Setup of run A:
## triangle
module triangle(clk, reset, nt, xi, yi, busy, po, xo, yo);
input        clk, reset, nt;
input  [2:0] xi, yi;
output       busy, po;
output [2:0] xo, yo;
reg busy, po;
reg [4:0] state, next_state;  
reg [6:0] x_cor[0:2];         
reg [6:0] y_cor[0:2];         
reg [1:0] s0_count;           
reg s1_count;                 
reg s2_count;                 
reg s7_count;                 
reg [4:0] horiz;              
reg [3:0] out_count;          
reg signed [8:0] a[0:1];      
reg signed [8:0] b[0:1];      
reg signed [8:0] c[0:1];      
reg [3:0] ep, save_ep;        
reg signed [7:0] value;       
reg [1:0] o_idx;              
reg [2:0] xo, yo;             
reg loc;                      
reg [3:0] start;              
parameter s0=5'd0,s1=5'd1,s2=5'd2,s3=5'd3,s4=5'd4,s5=5'd5,s6=5'd6,s7=5'd7;
integer i,j;
always @(posedge clk or posedge reset)begin
    if(reset) state<=s0;
    else state<=next_state;
end
always @(*)begin
    case(state)
        s0:next_state=(s0_count==2'd3)?s1:s0;
  ...
Size in the first run: ~110 flip-flops, ~17 I/O pins.
clock: 5.0 ns
lec_check: 0
cap_margin: 20
core_aspect_ratio: 0.67
core_margin: 9
core_utilization: 40
cts_cluster_diameter: 189
cts_cluster_size: 49
gpl_routability_driven: 0
hold_slack_margin: 0.11
min_routing_layer: met1
place_density: 0.61
setup_slack_margin: 0.14
slew_margin: 0
tns_end_percent: 50
run.sh (not shown) runs the stock make flow with config.mk's settings and CLKGATE_MAP_FILE=.
Run A ran to completion and came out clean on the timing, design-rule and antenna checks.
> inputs changed (run A -> run B)
Settings: changing CORE_UTILIZATION from 40 to 43; changing PLACE_DENSITY from 0.61 to 0.89; changing SLEW_MARGIN from 0 to 5; changing CTS_CLUSTER_SIZE from 49 to 100; removing TNS_END_PERCENT (formerly 50); changing CTS_CLUSTER_DIAMETER from 189 to 293; changing CORE_MARGIN from 9 to 2; setting ABC_AREA to 0 for the first time; removing CORE_ASPECT_RATIO (formerly 0.67); removing SETUP_SLACK_MARGIN (formerly 0.14); removing GPL_ROUTABILITY_DRIVEN (formerly 0); changing HOLD_SLACK_MARGIN from 0.11 to -0.05; removing MIN_ROUTING_LAYER (formerly met1).
### Flow results
Run B against run A: fraction of power consumed by combinational cells went up by 0.2 points; wire length saw a decrease; setup slack fell by 0.087 ns.
Run B | stages: all done | timing, DRC, antenna: all pass
Relative to run A, the post-route total power measured on run B has increased slightly.
The sequential share of layout area of run B exceeds that of run A by 0.23 points.
Here is what was changed in the inputs of run C compared with run B.
Settings: CORE_UTILIZATION now 72, was 43.
The violation tally from detailed-route iteration zero in run B is 0.846 times that in run C. Summary of run C over run B: hold-critical path depth has increased, part of the total power dissipated in combinational logic moved down, total power went up 0.071 mW.
Relative to run C, the following input files were edited for run D:
Settings: setting PLACE_DENSITY_LB_ADDON to 0.06 for the first time; removing PLACE_DENSITY (formerly 0.89); changing CORE_UTILIZATION from 72 to 19.
[summary]
Run D: final non-filler cell area about 6.5% above run C. Layout overhead on the synthesized area on run D is up relative to run C. Compared with run C, run D shows met2 demand-to-capacity share in global routing lower by 39 points. The final reports for run D and run C show wire length higher in the former.

* * *

## old
triangle again, from the RTL that the note above started with.
Settings: LEC_CHECK=0, CAP_MARGIN=20, CORE_MARGIN=2, CORE_UTILIZATION=68, SETUP_SLACK_MARGIN=0.96, SLEW_MARGIN=20; clock period 3.31 ns.
Completing all stages was not enough for old: its layout failed the final checks because of negative setup slack.
#### Input delta (new over old)
diff --git a/flow/config.mk b/flow/config.mk
--- a/flow/config.mk
+++ b/flow/config.mk
@@ -6,7 +6,9 @@
 export NUM_CORES = 4
 export LEC_CHECK = 0
+export ABC_AREA = 1
 export CAP_MARGIN = 20
 export CORE_MARGIN = 2
-export CORE_UTILIZATION = 68
-export SETUP_SLACK_MARGIN = 0.96
+export CORE_UTILIZATION = 72
+export CTS_CLUSTER_SIZE = 30
+export PLACE_DENSITY = 0.37
 export SLEW_MARGIN = 20
==> flow/constraint.sdc <==
create_clock -name core_clock -period 3.94 [get_ports {clk}]
set_input_delay 0.7880 -clock core_clock [delete_from_list [all_inputs] [get_ports {clk}]]
set_output_delay 0.7880 -clock core_clock [all_outputs]
set_load 0.01 [all_outputs]
[summary]
new: complete, dirty (negative setup slack). On power spent charging and discharging nets: new sits below old. Chip area estimate from yosys synthesis sits higher in new than in old. As far as number of cells on the worst hold path goes, new and old are indistinguishable; the numbers are identical. Between old and new, the flow reports peak clock frequency supported by timing increasing by a few percent. Of the two candidates, old has the better worst hold slack and new the worse one. Worst setup path endpoint = value[6]$_DFFE_PP0P_: old; worst setup path endpoint = value[5]$_DFFE_PP0P_: new.

* * *

## lane 1
triangle again, from the RTL that the note above started with.
// triangle
module triangle(clk, reset, nt, xi, yi, busy, po, xo, yo);
input        clk, reset, nt;
input  [2:0] xi, yi;
output       busy, po;
output [2:0] xo, yo;
reg busy, po;
reg [4:0] state, next_state;  
reg [6:0] x_cor[0:2];         
reg [6:0] y_cor[0:2];         
reg [1:0] s0_count;           
reg s1_count;                 
reg s2_count;                 
reg s7_count;                 
reg [4:0] horiz;              
reg [3:0] out_count;          
reg signed [8:0] a[0:1];      
reg signed [8:0] b[0:1];      
reg signed [8:0] c[0:1];      
reg [3:0] ep, save_ep;        
reg signed [7:0] value;       
reg [1:0] o_idx;              
reg [2:0] xo, yo;             
reg loc;                      
reg [3:0] start;              
parameter s0=5'd0,s1=5'd1,s2=5'd2,s3=5'd3,s4=5'd4,s5=5'd5,s6=5'd6,s7=5'd7;
integer i,j;
always @(posedge clk or posedge reset)begin
    if(reset) state<=s0;
    else state<=next_state;
end
always @(*)begin
    case(state)
        s0:next_state=(s0_count==2'd3)?s1:s0;
        s1:next_state=(s1_count==1'b1)?s2:s1;
        s2:next_state=(out_count==y_cor[0]||out_count==y_cor[1]||out_count==y_cor[2])?s5:((s2_count==1'b1)?((value==8'd0)?s5:((value[7]==1'b0)?s3:s4)):s2);
        s3:next_state=(o_idx==2'd2)?s5:s2;
        s4:next_state=(o_idx==2'd1)?s5:s2;
        s5:next_state=(out_count==y_cor[0]||out_count==y_cor[2])?s6:((loc==1'b0)?((out_count==y_cor[1])?((start==x_cor[1])?s6:s5):((start==ep)?s6:s5)):((start==x_cor[0])?s6:s5));
        s6:next_state=(out_count==y_cor[2])?s7:s2;
        s7:next_state=(s7_count==1'b1)?s0:s7;
        default:next_state=s0;
    endcase
end
always @(posedge clk or posedge reset)begin
    if(reset) busy<=1'b0;
    else begin
        if(state==s7&&s7_count==1'b1) busy<=1'b0;
        else if(state==s0&&s0_count==2'd0&&nt==1'b0) busy<=1'b0;
        else busy<=1'b1;
    end
end
always @(posedge clk or posedge reset)begin
    if(reset) s0_count<=2'd0;
    else begin
        if(state==s7) s0_count<=2'd0;
  ...
clock: 2.75 ns
lec_check: 0
cap_margin: 0
core_margin: 2
core_utilization: 72
cts_cluster_diameter: 357
cts_cluster_size: 15
place_density_lb_addon: 0.02
setup_slack_margin: -0.04
slew_margin: 30
Lane 1 finished all stages; layout check result: FAIL, due to setup timing.
Input changes introduced in lane 2 (baseline for comparison: lane 1):
==> flow/config.mk <==
export PLATFORM = sky130hd
export DESIGN_NAME = triangle
export DESIGN_NICKNAME = triangle
export VERILOG_FILES = /design/flow/design.v
export SDC_FILE = /design/flow/constraint.sdc
export NUM_CORES = 4
export LEC_CHECK = 0
export CAP_MARGIN = 20
export CORE_MARGIN = 2
export CORE_UTILIZATION = 40
export SLEW_MARGIN = 20
==> flow/constraint.sdc <==
create_clock -name core_clock -period 4.74 [get_ports {clk}]
set_input_delay 0.9480 -clock core_clock [delete_from_list [all_inputs] [get_ports {clk}]]
set_output_delay 0.9480 -clock core_clock [all_outputs]
set_load 0.01 [all_outputs]
Lane 2 completed; timing, DRC and antenna clean
Pin count of the biggest net entering global routing is lower on lane 2
Per the comparison of lane 2 with lane 1, clock power decreased 43%, minimum period implied by the final worst setup slack decreased by 86 ps relative to the old numbers, first-pass GRT wire length went down about 15%.
On per-cell via count in the routed design, the lower figure sits with lane 2, not lane 1.
Combinational power share was higher in lane 1 than in lane 2.
On clock skew, lane 2 and lane 1 are basically level.
| via count | lower: lane 2 |
Setup changes, lane 2 to lane 3
-- flow/config.mk --
<<< lane 2, line 7
export LEC_CHECK = 0
export CAP_MARGIN = 20
export CORE_MARGIN = 2
export CORE_UTILIZATION = 40
export SLEW_MARGIN = 20
>>> lane 3, line 7
export LEC_CHECK = 0
export ABC_AREA = 1
export CAP_MARGIN = 20
export CORE_MARGIN = 2
export CORE_UTILIZATION = 72
export CTS_CLUSTER_DIAMETER = 53
export SETUP_SLACK_MARGIN = 0.88
export SLEW_MARGIN = 20
==> flow/constraint.sdc <==
create_clock -name core_clock -period 3.42 [get_ports {clk}]
set_input_delay 0.6840 -clock core_clock [delete_from_list [all_inputs] [get_ports {clk}]]
set_output_delay 0.6840 -clock core_clock [all_outputs]
set_load 0.01 [all_outputs]
--- outcome ---
- | maximum vdd ir drop | lane 3 vs lane 2 | 190% higher |
- Lane 3 vs lane 2, critical path launch point: out_count[3]$_DFFE_PP0P_ vs ep[1]$_DFFE_PP0P_
- Summary of lane 3 over lane 2: non-clock buffer share of cell area climbed 7.3 points, chip area in the Yosys report went up, largest net degree at the start of global routing went down, total power now larger, mux cell area share after synthesis dropped 5.8 points.
- Going from lane 2 to lane 3, the and-or/or-and share of the synthesized area was found to have gone down by 0.23 points.
- From lane 2 to lane 3 the numbers moved as follows: number of synthesized register bits stayed essentially flat, filler cell count moved down.
- Diff lane 2 -> lane 3 | power density normalized to cell area | decrease of 15 mW/mm^2
- Apart from lane 3, each of lane 2 and lane 3 ends the flow with a layout that passes the timing, design-rule and antenna checks.
- Lane 3: complete, dirty (setup timing)
- Compared with lane 2, wire length per cell after detailed routing in lane 3 increased by more than a quarter.

* * *

triangle again, from the RTL that the note above started with.
clock: 4.03 ns
lec_check: 0
abc_area: 1
cap_margin: 20
core_margin: 7
core_utilization: 40
gpl_timing_driven: 0
min_routing_layer: met2
place_density_lb_addon: 0.15
setup_slack_margin: 0.49
slew_margin: 15
tns_end_percent: 60
The baseline ran to the end with violations: design-rule violations, negative setup slack.
Then changed:
- ABC_AREA: 1 -> default
- CORE_MARGIN: 7 -> 8
- CTS_CLUSTER_SIZE: default -> 49
- GPL_TIMING_DRIVEN: 0 -> default
- MIN_ROUTING_LAYER: met2 -> default
- PLACE_DENSITY_LB_ADDON: 0.15 -> default
- SETUP_SLACK_MARGIN: 0.49 -> default
- SLEW_MARGIN: 15 -> 10
- TNS_END_PERCENT: 60 -> default
- clock period: 4.03 -> 5.0 ns (I/O delays scaled with it)
Result: The new run ran to the end with no violations. Final area shrinks by 12%. Power is lower by 2.0%. Via count is lower by 44%. Core utilization goes down by 4.1 points. Register-to-register slack gains 1.0 ns. Global-route usage decreases by 14 points. Critical path depth falls by 7. Synthesized cell count drops by 23%. Setup slack is better by 1.0 ns. Routed wire length fell by 25%. Area after synthesis decreases by 4.7%.
Then changed:
- CORE_ASPECT_RATIO: default -> 1.02
- CORE_MARGIN: 8 -> 9
- CORE_UTILIZATION: 40 -> 64
- CTS_CLUSTER_DIAMETER: default -> 189
- GPL_ROUTABILITY_DRIVEN: default -> 0
- HOLD_SLACK_MARGIN: default -> 0.11
- MIN_ROUTING_LAYER: default -> met1
- PLACE_DENSITY: default -> 0.61
- SETUP_SLACK_MARGIN: default -> 0.14
- SLEW_MARGIN: 10 -> 0
- TNS_END_PERCENT: default -> 90
Result:
- The changed run finished clean
- synthesized area does not change
- setup slack is better by 0.041 ns
- count of clock-buffer cells in the layout stays the same
- non-clock buffer count shrinks by 5
- clock skew stays flat
- routed wire length increases by a few percent
- via count goes up by a few percent
- synthesized cell count is unchanged
- global-route usage went up by 8.7 points
- total power came out lower slightly
Then changed:
- CORE_ASPECT_RATIO: 1.02 -> default
- CORE_MARGIN: 9 -> 2
- CORE_UTILIZATION: 64 -> 40
- CTS_CLUSTER_DIAMETER: 189 -> default
- CTS_CLUSTER_SIZE: 49 -> default
- GPL_ROUTABILITY_DRIVEN: 0 -> default
- HOLD_SLACK_MARGIN: 0.11 -> default
- MIN_ROUTING_LAYER: met1 -> default
- PLACE_DENSITY: 0.61 -> default
- SETUP_SLACK_MARGIN: 0.14 -> default
- SLEW_MARGIN: 0 -> 20
- TNS_END_PERCENT: 90 -> default
- clock period: 5.0 -> 4.12 ns (I/O delays scaled with it)
Effect: The new run reached the layout checks and failed them: negative setup slack; global-route usage came out lower by 5.4 points; sequential share of layout area came out lower by 1.8 points; hold slack gets better by 0.0067 ns; routed wire length came out lower by 0.60%; utilization came out lower by 23 points.
Power figures rest on the tool's default switching activity, not on a simulated workload.
